==> v25: inputs <==
Design piped_wallace_mult, start of the top module:
module piped_wallace_mult(
    input wire clock, reset,
    input wire [15:0] x,y,
    output reg [31:0] prod
);
==> flow/config.mk <==
export PLATFORM = sky130hd
export DESIGN_NAME = piped_wallace_mult
export DESIGN_NICKNAME = piped_wallace_mult
export VERILOG_FILES = /design/flow/design.v
export SDC_FILE = /design/flow/constraint.sdc
export NUM_CORES = 4
export LEC_CHECK = 0
export ABC_AREA = 1
export CAP_MARGIN = 35
export CELL_PAD_IN_SITES_DETAIL_PLACEMENT = 2
export CORE_ASPECT_RATIO = 1.16
export CORE_MARGIN = 2
export CORE_UTILIZATION = 72
export CTS_CLUSTER_SIZE = 50
export GPL_TIMING_DRIVEN = 1
export MAX_ROUTING_LAYER = met4
export MIN_ROUTING_LAYER = met2
export PLACE_DENSITY_LB_ADDON = 0.23
export SLEW_MARGIN = 20
export TNS_END_PERCENT = 30
==> flow/constraint.sdc <==
create_clock -name core_clock -period 2.69 [get_ports {clock}]
set_input_delay 0.5380 -clock core_clock [delete_from_list [all_inputs] [get_ports {clock}]]
set_output_delay 0.5380 -clock core_clock [all_outputs]
set_load 0.01 [all_outputs]
run.sh (not shown) runs the stock make flow with config.mk's settings and CLKGATE_MAP_FILE=.
==> v31: changes against v25 <==
==> flow/config.mk (replaced) <==
export PLATFORM = sky130hd
export DESIGN_NAME = piped_wallace_mult
export DESIGN_NICKNAME = piped_wallace_mult
export VERILOG_FILES = /design/flow/design.v
export SDC_FILE = /design/flow/constraint.sdc
export NUM_CORES = 4
export LEC_CHECK = 0
export CAP_MARGIN = 20
export CORE_MARGIN = 2
export CORE_UTILIZATION = 70
export CTS_CLUSTER_DIAMETER = 31
export SETUP_SLACK_MARGIN = -0.15
export SLEW_MARGIN = 20
==> flow/constraint.sdc (replaced) <==
create_clock -name core_clock -period 2.24 [get_ports {clock}]
set_input_delay 0.4480 -clock core_clock [delete_from_list [all_inputs] [get_ports {clock}]]
set_output_delay 0.4480 -clock core_clock [all_outputs]
set_load 0.01 [all_outputs]
==> v3: changes against v25 <==
==> flow/config.mk (replaced) <==
export PLATFORM = sky130hd
export DESIGN_NAME = piped_wallace_mult
export DESIGN_NICKNAME = piped_wallace_mult
export VERILOG_FILES = /design/flow/design.v
export SDC_FILE = /design/flow/constraint.sdc
export NUM_CORES = 4
export LEC_CHECK = 0
export ABC_AREA = 1
export CAP_MARGIN = 20
export CORE_MARGIN = 2
export CORE_UTILIZATION = 66
export CTS_CLUSTER_SIZE = 20
export SLEW_MARGIN = 20
==> flow/constraint.sdc (replaced) <==
create_clock -name core_clock -period 1.47 [get_ports {clock}]
set_input_delay 0.2940 -clock core_clock [delete_from_list [all_inputs] [get_ports {clock}]]
set_output_delay 0.2940 -clock core_clock [all_outputs]
set_load 0.01 [all_outputs]
==> v24: changes against v25 <==
==> flow/config.mk (replaced) <==
export PLATFORM = sky130hd
export DESIGN_NAME = piped_wallace_mult
export DESIGN_NICKNAME = piped_wallace_mult
export VERILOG_FILES = /design/flow/design.v
export SDC_FILE = /design/flow/constraint.sdc
export NUM_CORES = 4
export LEC_CHECK = 0
export ABC_AREA = 1
export CAP_MARGIN = 25
export CORE_MARGIN = 2
export CORE_UTILIZATION = 40
export CTS_CLUSTER_SIZE = 27
export GPL_TIMING_DRIVEN = 0
export PLACE_DENSITY = 0.9
export SETUP_SLACK_MARGIN = 0.51
export SLEW_MARGIN = 0
export TNS_END_PERCENT = 20
==> flow/constraint.sdc (replaced) <==
create_clock -name core_clock -period 2.56 [get_ports {clock}]
set_input_delay 0.5120 -clock core_clock [delete_from_list [all_inputs] [get_ports {clock}]]
set_output_delay 0.5120 -clock core_clock [all_outputs]
set_load 0.01 [all_outputs]
==> results <==
The highest utilization belongs to v3, the lowest to v24. Combinational power, highest first: v3, v31, v24. The highest via count belongs to v3, the lowest to v31. v24 produced a clean layout. v3 finished but fails on setup timing. v31 finished with setup timing left. v25 aborted during 3_5_place_dp. Between v3 and v24, the lower worst hold slack is in v3 (gap 0.079 ns). Between v3 and v24, the lower routed wire length is in v24 (gap about 64%, measured against v24). Between v24 and v3, the lower sequential power is in v24 (gap 46%, measured against v3). Register-to-register slack, highest first: v24, v31, v3.
==> figures <==
metric	v25	v3	v31	v24
Unrepaired setup endpoints after global routing	-	true	-	true
Area taken by multi-input logic gates	-	9809 sq um	8075 sq um	7631 sq um
CTS H-Tree Depth	-	2	2	2
Net count reported at finish	-	2,328	1,847	2,193
Top contributor to total power	-	combinational logic	combinational logic	combinational logic
Drt first pass iters	-	9	7	5
Hold Fails Final Rpt	-	0	0	0
Met2 layer wire length in the routed design	-	33,390 um	20,510 um	22,610 um
Result of the run	stopped before the end	failed layout checks	failed layout checks	finished clean
Stage where the flow stopped	3_5_place_dp	-	-	-
Violated checks	-	setup timing	setup timing	-
Global route total overflow	-	0	0	0
Type of the worst setup path	-	register to register	input port to register	input port to register
Clock tree cell share of total cell area	-	4.825%	9.314%	5.542%
Combinational gate count	-	844	736	844
Cell at the root of the clock tree	-	sky130_fd_sc_hd__clkbuf_16	sky130_fd_sc_hd__clkbuf_16	sky130_fd_sc_hd__clkbuf_16
Worst Reg2Reg Path Length in Cells	-	5	7	5
DRT Wirelength	-	75,400 um	40,480 um	45,940 um
Power and IR drop assume default switching activity.
